==> job 3498 <==
Design battle_ship, start of the top module:
module battle_ship(
      input wire clk,			 
      input wire clr,
      input wire btnU,
      input wire btnD,
      input wire btnR,
      input wire btnL,
      input wire sel,
	    input sw,
      output wire [2:0] red,	 
      output wire [2:0] green,   
      output wire [1:0] blue,	     
      output wire [3:0] an,
      output wire [7:0] seg,
      output wire hsync,		 
      output wire vsync			 
	);
==> flow/config.mk <==
export PLATFORM = sky130hd
export DESIGN_NAME = battle_ship
export DESIGN_NICKNAME = battle_ship
export VERILOG_FILES = /design/flow/design.v
export SDC_FILE = /design/flow/constraint.sdc
export NUM_CORES = 4
export LEC_CHECK = 0
export CAP_MARGIN = 20
export CORE_MARGIN = 2
export CORE_UTILIZATION = 68
export SETUP_SLACK_MARGIN = -0.22
export SLEW_MARGIN = 20
==> flow/constraint.sdc <==
create_clock -name core_clock -period 3.32 [get_ports {clk}]
set_input_delay 0.6640 -clock core_clock [delete_from_list [all_inputs] [get_ports {clk}]]
set_output_delay 0.6640 -clock core_clock [all_outputs]
set_load 0.01 [all_outputs]
run.sh (not shown) runs the stock make flow with config.mk's settings and CLKGATE_MAP_FILE=.
==> job 9950 (differences from job 3498) <==
CORE_UTILIZATION = 40   (was 68)
SETUP_SLACK_MARGIN = unset   (was -0.22)
==> flow/constraint.sdc (replaced) <==
create_clock -name core_clock -period 10.0 [get_ports {clk}]
set_input_delay 2.0000 -clock core_clock [delete_from_list [all_inputs] [get_ports {clk}]]
set_output_delay 2.0000 -clock core_clock [all_outputs]
set_load 0.01 [all_outputs]
==> job 6428 (differences from job 3498) <==
CORE_UTILIZATION = 70   (was 68)
CTS_CLUSTER_DIAMETER = 80   (was unset)
SETUP_SLACK_MARGIN = unset   (was -0.22)
==> flow/constraint.sdc (replaced) <==
create_clock -name core_clock -period 3.24 [get_ports {clk}]
set_input_delay 0.6480 -clock core_clock [delete_from_list [all_inputs] [get_ports {clk}]]
set_output_delay 0.6480 -clock core_clock [all_outputs]
set_load 0.01 [all_outputs]
==> job 8005 (differences from job 3498) <==
CORE_UTILIZATION = 56   (was 68)
SETUP_SLACK_MARGIN = unset   (was -0.22)
==> flow/constraint.sdc (replaced) <==
create_clock -name core_clock -period 5.21 [get_ports {clk}]
set_input_delay 1.0420 -clock core_clock [delete_from_list [all_inputs] [get_ports {clk}]]
set_output_delay 1.0420 -clock core_clock [all_outputs]
set_load 0.01 [all_outputs]
==> results <==
metric                                                                                           job 3498                                job 8005                                job 9950                  job 6428
Run status                                                                     complete, but fails checks                          finished clean                          finished clean    stopped before the end
Stage where the flow stopped                                                                            -                                       -                                       -  global routing (5_1_grt)
Reasons for failing layout checks                                                            setup timing                                       -                                       -                         -
Combinational share of cell area                                                                    50.9%                                   56.1%                                   55.2%                         -
CTS clk-pin slew, worst paths                                                                       70 ps                                   60 ps                                   60 ps                         -
Number of buffers and inverters on the critical path                                                    4                                       0                                       1                         -
Later-pin clock latency in the skew report                                                         540 ps                                  540 ps                                  560 ps                         -
Number of pins exceeding their max-slew limit in the final report                                       0                                       0                                       0                         -
Well-tap cell count                                                                                   270                                     324                                     455                         -
Core utilization before placement                                                                   69.0%                                   57.1%                                   40.4%                     71.3%
Final sum of negative setup slack                                                                -2560 ps                                    0 ps                                    0 ps                         -
Cell internal power dissipation                                                                   4980 uW                                 3190 uW                                 1730 uW                         -
Reg2reg end                                                        confirm_select.pships[22]$_SDFFE_PP0P_  confirm_select.pships[27]$_SDFFE_PP0P_  confirm_select.pships[27]$_SDFFE_PP0P_                         -
Final count of negative-setup-slack endpoints                                                          13                                       0                                       0                         -
Worst hold slack across all endpoints                                                              445 ps                                  433 ps                                  435 ps                         -
R2r startpoint                                                           mySelections.seg[2]$_SDFFE_PP1P_        mySelections.seg[0]$_SDFFE_PP0P_        mySelections.seg[0]$_SDFFE_PP0P_                         -
Iteration-0 DRC Markers                                                                              2481                                    1709                                    1562                         -
Worst min-delay path startpoint                                                    db_u.dff1.Q$_SDFF_PP0_                  db_u.dff1.Q$_SDFF_PP0_                  db_u.dff1.Q$_SDFF_PP0_                         -
WP data required                                                                                  3780 ps                                 5680 ps                                10480 ps                         -
Worst clock skew                                                                                  13.3 ps                                 21.0 ps                                 9.75 ps                         -
Sw frac                                                                                             28.8%                                   26.2%                                   26.9%                         -
Diode count                                                                                             0                                       0                                       0                         -

==> inputs of v2 <==
battle_ship again, from the RTL that the note above started with.
// battle_ship
module battle_ship(
      input wire clk,			 
      input wire clr,
      input wire btnU,
      input wire btnD,
      input wire btnR,
      input wire btnL,
      input wire sel,
	    input sw,
      output wire [2:0] red,	 
      output wire [2:0] green,   
      output wire [1:0] blue,	     
      output wire [3:0] an,
      output wire [7:0] seg,
      output wire hsync,		 
      output wire vsync			 
	);
Settings: LEC_CHECK=0, CAP_MARGIN=20, CORE_MARGIN=2, CORE_UTILIZATION=71, CTS_CLUSTER_SIZE=46, PLACE_DENSITY=0.65, SETUP_SLACK_MARGIN=1.67, SLEW_MARGIN=20; clock period 6.78 ns.
==> v34 (differences from v2) <==
==> flow/config.mk (replaced) <==
export PLATFORM = sky130hd
export DESIGN_NAME = battle_ship
export DESIGN_NICKNAME = battle_ship
export VERILOG_FILES = /design/flow/design.v
export SDC_FILE = /design/flow/constraint.sdc
export NUM_CORES = 4
export LEC_CHECK = 0
export ABC_AREA = 1
export CAP_MARGIN = 20
export CORE_MARGIN = 2
export CORE_UTILIZATION = 64
export SLEW_MARGIN = 20
export TNS_END_PERCENT = 10
==> flow/constraint.sdc (replaced) <==
create_clock -name core_clock -period 3.78 [get_ports {clk}]
set_input_delay 0.7560 -clock core_clock [delete_from_list [all_inputs] [get_ports {clk}]]
set_output_delay 0.7560 -clock core_clock [all_outputs]
set_load 0.01 [all_outputs]
==> v39 (differences from v2) <==
--- a/flow/config.mk
+++ b/flow/config.mk
@@ -7,8 +7,6 @@
 export LEC_CHECK = 0
 export CAP_MARGIN = 20
 export CORE_MARGIN = 2
-export CORE_UTILIZATION = 71
-export CTS_CLUSTER_SIZE = 46
-export PLACE_DENSITY = 0.65
-export SETUP_SLACK_MARGIN = 1.67
+export CORE_UTILIZATION = 40
+export SETUP_SLACK_MARGIN = 0.08
 export SLEW_MARGIN = 20
==> flow/constraint.sdc (replaced) <==
create_clock -name core_clock -period 4.75 [get_ports {clk}]
set_input_delay 0.9500 -clock core_clock [delete_from_list [all_inputs] [get_ports {clk}]]
set_output_delay 0.9500 -clock core_clock [all_outputs]
set_load 0.01 [all_outputs]
==> git commit body <==
Update PnR metrics after Yosys + OpenROAD run

* Met2 layer wire length in the routed design: 21.8 mm
- Outcome: finished clean
* Compound-Gate Fraction of Synth Area: 25.8%
- Peak fanout along the critical path: 9
* FILL cells: 1346
- Wire length of the first global-routing pass: 77.1 mm
- By count the netlist is led by sky130_fd_sc_hd__nor2_1 (307), sky130_fd_sc_hd__dfxtp_1 (237), sky130_fd_sc_hd__nand2_1 (220).
- The number of clock buffers added by TritonCTS is 25.
- The report lists the cells along the critical path as nand4_1 -> inv_1 -> and2_1 -> nand3b_1 -> nor2_1 -> ha_1 -> inv_1 -> fa_1 -> nand2b_1 -> a21oi_1 -> o41ai_1 -> o2111ai_1 -> a21oi_1 -> a311oi_1 -> nand4_1 -> nand3_1 -> o22ai_1 -> nor2b_1 -> or4_1 -> a31oi_1.
- Routed length on met1: 18.5 mm
- Global routing used 11.9% of the available met3 tracks.
# the run above: v2

==> git commit body <==
Update PnR metrics after Yosys + OpenROAD run

* Total CTS buffers: 26
- FILL cells: between 3000 and 4000
- Met2 layer wire length in the routed design: approximately 23 mm
- Compound-Gate Fraction of Synth Area: 25.8%
- Delay of the slowest cell on the worst path: 440 ps
- Most common library cells after synthesis: sky130_fd_sc_hd__nor2_1 (307), sky130_fd_sc_hd__dfxtp_1 (237), sky130_fd_sc_hd__nand2_1 (220)
* Peak fanout along the critical path: 8
* Routed length on met1: about 24 mm
- Overall power of the completed layout: about 4.8 mW
- Post-layout util: 44.7%
- Outcome: finished clean
- Global routing used 2.96% of the available met3 tracks.
- The first global-routing pass estimated around 80 mm of wire.
# the run above: v39

==> git commit body <==
Update PnR metrics after Yosys + OpenROAD run

- Outcome: finished with violations
* Failing Checks: negative setup slack
- Minimum period implied by the final worst setup slack: between 5000 and 6000 ps
- Final-report setup violation count: 17
- FILL cells: 1096
- Per the synthesis report, the AND-OR/OR-AND share of the synthesized area is 17.4%.
- The report shows a maximum critical-path fanout of 4.
- Most common library cells after synthesis: sky130_fd_sc_hd__nand2_1 (427), sky130_fd_sc_hd__inv_1 (385), sky130_fd_sc_hd__nor2_1 (306)
- In the post-route analysis, the smallest setup slack over all paths is -1320 ps.
- Wire segments on met2 add up to 23.9 mm in the final route.
* Routed length on met1: 19.7 mm
- Global routing consumed, on the met3 layer, 8.80% of the routing resources.
# the run above: v34


==> job 6214 <==
battle_ship again, from the RTL that the note above started with.
clock: 3.8 ns
lec_check: 0
cap_margin: 0
cell_pad_in_sites_detail_placement: 1
cell_pad_in_sites_global_placement: 0
core_aspect_ratio: 0.64
core_margin: 10
core_utilization: 51
cts_cluster_size: 91
gpl_routability_driven: 0
max_routing_layer: met5
place_density_lb_addon: 0.18
setup_slack_margin: 1.14
slew_margin: 20
tns_end_percent: 75
==> job 6465: changes against job 6214 <==
CAP_MARGIN = 20   (was 0)
CELL_PAD_IN_SITES_DETAIL_PLACEMENT = unset   (was 1)
CELL_PAD_IN_SITES_GLOBAL_PLACEMENT = unset   (was 0)
CORE_ASPECT_RATIO = unset   (was 0.64)
CORE_MARGIN = 2   (was 10)
CORE_UTILIZATION = 40   (was 51)
CTS_CLUSTER_SIZE = unset   (was 91)
GPL_ROUTABILITY_DRIVEN = unset   (was 0)
MAX_ROUTING_LAYER = unset   (was met5)
PLACE_DENSITY_LB_ADDON = unset   (was 0.18)
SETUP_SLACK_MARGIN = unset   (was 1.14)
TNS_END_PERCENT = unset   (was 75)
==> flow/constraint.sdc (replaced) <==
create_clock -name core_clock -period 4.75 [get_ports {clk}]
set_input_delay 0.9500 -clock core_clock [delete_from_list [all_inputs] [get_ports {clk}]]
set_output_delay 0.9500 -clock core_clock [all_outputs]
set_load 0.01 [all_outputs]
==> qor summary <==
metric                                            job 6465                job 6214
Height of the die                                 190.3 um                152.0 um
Status                             complete, no violations  stopped before the end
Failing step                                             -          global routing
Initial Util                                        40.38%                  51.59%
CTS resizes                                              0                     138
Die Wd                                            190.3 um                226.2 um
Area of the die                                36,200 um^2             34,380 um^2
Worst setup slack after placement                 521.1 ps               -161.6 ps
Placement row count                                     68                      48
Post-Place Cell Area                           14,490 um^2             15,060 um^2
Post-detail-place hpwl                           38,970 um               43,280 um
Cell count after placement                           2,266                   2,221
Core Area                                      34,370 um^2             26,910 um^2
Setup repair bufs after CTS                              0                      77

==> 03-27: inputs <==
battle_ship again, from the RTL that the note above started with.
clock: 8.27 ns
lec_check: 0
cap_margin: 20
cell_pad_in_sites_detail_placement: 1
cell_pad_in_sites_global_placement: 1
core_aspect_ratio: 1.69
core_margin: 4
core_utilization: 61
cts_cluster_diameter: 130
cts_cluster_size: 76
gpl_routability_driven: 1
gpl_timing_driven: 0
max_routing_layer: met4
place_density_lb_addon: 0.14
setup_slack_margin: 0.22
slew_margin: 20
tns_end_percent: 5
==> inputs of 01-06, as changes to 03-27 <==
==> flow/config.mk (replaced) <==
export PLATFORM = sky130hd
export DESIGN_NAME = battle_ship
export DESIGN_NICKNAME = battle_ship
export VERILOG_FILES = /design/flow/design.v
export SDC_FILE = /design/flow/constraint.sdc
export NUM_CORES = 4
export LEC_CHECK = 0
export CAP_MARGIN = 20
export CORE_MARGIN = 2
export CORE_UTILIZATION = 63
export SLEW_MARGIN = 20
==> flow/constraint.sdc (replaced) <==
create_clock -name core_clock -period 3.97 [get_ports {clk}]
set_input_delay 0.7940 -clock core_clock [delete_from_list [all_inputs] [get_ports {clk}]]
set_output_delay 0.7940 -clock core_clock [all_outputs]
set_load 0.01 [all_outputs]
==> inputs of 02-13, as changes to 03-27 <==
==> flow/config.mk (replaced) <==
export PLATFORM = sky130hd
export DESIGN_NAME = battle_ship
export DESIGN_NICKNAME = battle_ship
export VERILOG_FILES = /design/flow/design.v
export SDC_FILE = /design/flow/constraint.sdc
export NUM_CORES = 4
export LEC_CHECK = 0
export CAP_MARGIN = 20
export CORE_MARGIN = 2
export CORE_UTILIZATION = 27
export SLEW_MARGIN = 20
==> flow/constraint.sdc (replaced) <==
create_clock -name core_clock -period 4.75 [get_ports {clk}]
set_input_delay 0.9500 -clock core_clock [delete_from_list [all_inputs] [get_ports {clk}]]
set_output_delay 0.9500 -clock core_clock [all_outputs]
set_load 0.01 [all_outputs]
==> comparison table <==
| metric | 02-13 | 03-27 | 01-06 |
|---|---|---|---|
| Result of the run | no timing/DRC/antenna violations | aborted with a tool error | no timing/DRC/antenna violations |
| Failing step | - | global placement | - |
| Pin count of the biggest net entering global routing | 90 | - | 98 |
| Post-layout util | 30.62% | - | 72.33% |
| Final net count | 1890 | - | 1959 |
| Largest buffer count on any clock path | 3 | - | 3 |
| Min setup slack post-route | 0.5129 ns | - | 0.1567 ns |
| Via count | 14390 | - | 15141 |
| Resized cells post-CTS | 0 | - | 1 |
| Initial DRC count | 1629 | - | 1963 |
| Vert. Die Dim | 230.7 microns | 204.1 microns | 152.4 microns |
| Register area | 0.004746 sq mm | - | 0.004746 sq mm |
| Ratio of final minimum period to clock period | 89.20% | - | 96.05% |
| Met1 Usage GRT | 25.90% | - | 55.73% |
| Area growth from synthesis to final layout | 12.70% | - | 13.38% |

==> nickel: inputs <==
battle_ship again, from the RTL that the note above started with.
Settings: LEC_CHECK=0, ABC_AREA=1, CAP_MARGIN=20, CELL_PAD_IN_SITES_GLOBAL_PLACEMENT=0, CORE_ASPECT_RATIO=1.64, CORE_MARGIN=2, CORE_UTILIZATION=69, CTS_CLUSTER_DIAMETER=206, CTS_CLUSTER_SIZE=23, PLACE_DENSITY_LB_ADDON=0.14, SETUP_SLACK_MARGIN=0.53, SLEW_MARGIN=20, TNS_END_PERCENT=85; clock period 3.91 ns.
==> tundra (differences from nickel) <==
- ABC_AREA: 1 -> unset
- CELL_PAD_IN_SITES_GLOBAL_PLACEMENT: 0 -> unset
- CORE_ASPECT_RATIO: 1.64 -> unset
- CORE_UTILIZATION: 69 -> 66
- CTS_CLUSTER_DIAMETER: 206 -> unset
- CTS_CLUSTER_SIZE: 23 -> unset
- PLACE_DENSITY_LB_ADDON: 0.14 -> unset
- SETUP_SLACK_MARGIN: 0.53 -> unset
- TNS_END_PERCENT: 85 -> unset
==> flow/constraint.sdc (replaced) <==
create_clock -name core_clock -period 3.43 [get_ports {clk}]
set_input_delay 0.6860 -clock core_clock [delete_from_list [all_inputs] [get_ports {clk}]]
set_output_delay 0.6860 -clock core_clock [all_outputs]
set_load 0.01 [all_outputs]
==> reports/qor.csv <==
stage,metric,value,unit
yosys,synthAdderAreaFrac,3.573,%
run_status,flow.stopped_at,global routing (5_1_grt),
placement,place_congestion,1.138,
run_status,outcome,aborted with a tool error,
run_status,firstError,[ERROR GRT-0116] Global routing finished with congestion. Check the congestion regions in the DRC Viewer.,
yosys,ys_types,58,
[end of results for nickel]
==> reports/qor.csv <==
stage,metric,value,unit
run_status,outcome,failed layout checks,
run_status,so.violations,setup timing,
finish,regArea,0.004766,mm2
floorplan,dieArea,0.02221,mm2
yosys,synthAdderAreaFrac,3.570,%
global_routing,use_met1,62.26,%
yosys,ys_types,103,
finish,logic_gate_count,1470,
power_and_ir_drop,pwr-share-seq,41.2,%
finish,areaGrowthSynthToFinish,27.70,%
placement,place_congestion,1.133,
timing,fin_ws,-0.3958,ns
timing,finalSetupViolations,9,
[end of results for tundra]

==> v7: inputs <==
battle_ship again, from the RTL that the note above started with.
// battle_ship
module battle_ship(
      input wire clk,			 
      input wire clr,
      input wire btnU,
      input wire btnD,
      input wire btnR,
      input wire btnL,
      input wire sel,
	    input sw,
      output wire [2:0] red,	 
      output wire [2:0] green,   
      output wire [1:0] blue,	     
      output wire [3:0] an,
      output wire [7:0] seg,
      output wire hsync,		 
      output wire vsync			 
	);
==> flow/config.mk <==
export PLATFORM = sky130hd
export DESIGN_NAME = battle_ship
export DESIGN_NICKNAME = battle_ship
export VERILOG_FILES = /design/flow/design.v
export SDC_FILE = /design/flow/constraint.sdc
export NUM_CORES = 4
export LEC_CHECK = 0
export CAP_MARGIN = 20
export CORE_ASPECT_RATIO = 0.73
export CORE_MARGIN = 2
export CORE_UTILIZATION = 58
export CTS_CLUSTER_SIZE = 61
export HOLD_SLACK_MARGIN = 0.3
export SETUP_SLACK_MARGIN = 1.41
export SLEW_MARGIN = 20
export TNS_END_PERCENT = 5
==> flow/constraint.sdc <==
create_clock -name core_clock -period 5.77 [get_ports {clk}]
set_input_delay 1.1540 -clock core_clock [delete_from_list [all_inputs] [get_ports {clk}]]
set_output_delay 1.1540 -clock core_clock [all_outputs]
set_load 0.01 [all_outputs]
==> v18: changes against v7 <==
CORE_ASPECT_RATIO = unset   (was 0.73)
CORE_UTILIZATION = 66   (was 58)
CTS_CLUSTER_SIZE = unset   (was 61)
HOLD_SLACK_MARGIN = unset   (was 0.3)
SETUP_SLACK_MARGIN = -0.3   (was 1.41)
TNS_END_PERCENT = unset   (was 5)
==> flow/constraint.sdc (replaced) <==
create_clock -name core_clock -period 3.25 [get_ports {clk}]
set_input_delay 0.6500 -clock core_clock [delete_from_list [all_inputs] [get_ports {clk}]]
set_output_delay 0.6500 -clock core_clock [all_outputs]
set_load 0.01 [all_outputs]
==> v12: changes against v7 <==
CORE_ASPECT_RATIO = unset   (was 0.73)
CORE_UTILIZATION = 33   (was 58)
CTS_CLUSTER_SIZE = unset   (was 61)
HOLD_SLACK_MARGIN = unset   (was 0.3)
SETUP_SLACK_MARGIN = unset   (was 1.41)
TNS_END_PERCENT = unset   (was 5)
==> flow/constraint.sdc (replaced) <==
create_clock -name core_clock -period 13.4 [get_ports {clk}]
set_input_delay 2.6800 -clock core_clock [delete_from_list [all_inputs] [get_ports {clk}]]
set_output_delay 2.6800 -clock core_clock [all_outputs]
set_load 0.01 [all_outputs]
==> comparison table <==
Result of the run: v7 complete, no violations; v12 complete, no violations; v18 complete, but fails checks
Violated checks: v7 -; v12 -; v18 setup timing
End point of the critical path: v7 confirm_select.pships[27]; v12 cguesses.guess[9]; v18 myGame.pships[24]
Seq/total area: v7 31.4%; v12 31.1%; v18 26.0%
Start point of the worst hold path: v7 db_u.dff1.Q; v12 db_u.dff1.Q; v18 cguesses.sing_guess[0]
Net switching component of the power: v7 1100 uW; v12 482 uW; v18 2630 uW
Post-CTS sizing: v7 1; v12 0; v18 24
Length of routed met2 wiring: v7 20000 um; v12 22400 um; v18 26700 um
Maximum vdd ir drop: v7 0.000292 V; v12 0.0000804 V; v18 0.000710 V
Die area: v7 0.0252 mm2; v12 0.0437 mm2; v18 0.0222 mm2
Clk cell area share: v7 5.84%; v12 5.92%; v18 4.80%
Clk Latency, worst-skew pair: v7 0.55 ns; v12 0.56 ns; v18 0.57 ns
Most used routing layer in global routing: v7 met1; v12 met2; v18 met2
Floorplan core density: v7 59.0%; v12 33.2%; v18 66.7%
Worst setup path category: v7 flip-flop to flip-flop; v12 input pin to flip-flop; v18 flip-flop to flip-flop
RD Place Congestion: v7 1.08; v12 0.982; v18 1.17
Global Route met1 Usage: v7 55.7%; v12 31.6%; v18 60.0%
Sequential cell power: v7 1730 uW; v12 745 uW; v18 3020 uW
Clock-pin slew on the worst setup and hold paths: v7 0.07 ns; v12 0.06 ns; v18 0.07 ns
Cell with the biggest individual delay on the critical path: v7 or3_1; v12 and2_2; v18 nor2_1
RR Endpoint: v7 confirm_select.pships[27]; v12 confirm_select.pships[27]; v18 myGame.pships[24]
Fin Clk Skew: v7 0.0129 ns; v12 0.0112 ns; v18 0.0169 ns
Met3 wire length: v7 6430 um; v12 3470 um; v18 10600 um
Cells on worst reg2reg path: v7 18; v12 17; v18 24
Largest stage delay on the critical path: v7 0.47 ns; v12 0.86 ns; v18 0.53 ns
Maximum number of pins on one net before global-route repair: v7 93; v12 76; v18 137
Instance count on the critical path: v7 18; v12 8; v18 24
Power figures rest on the tool's default switching activity, not on a simulated workload.
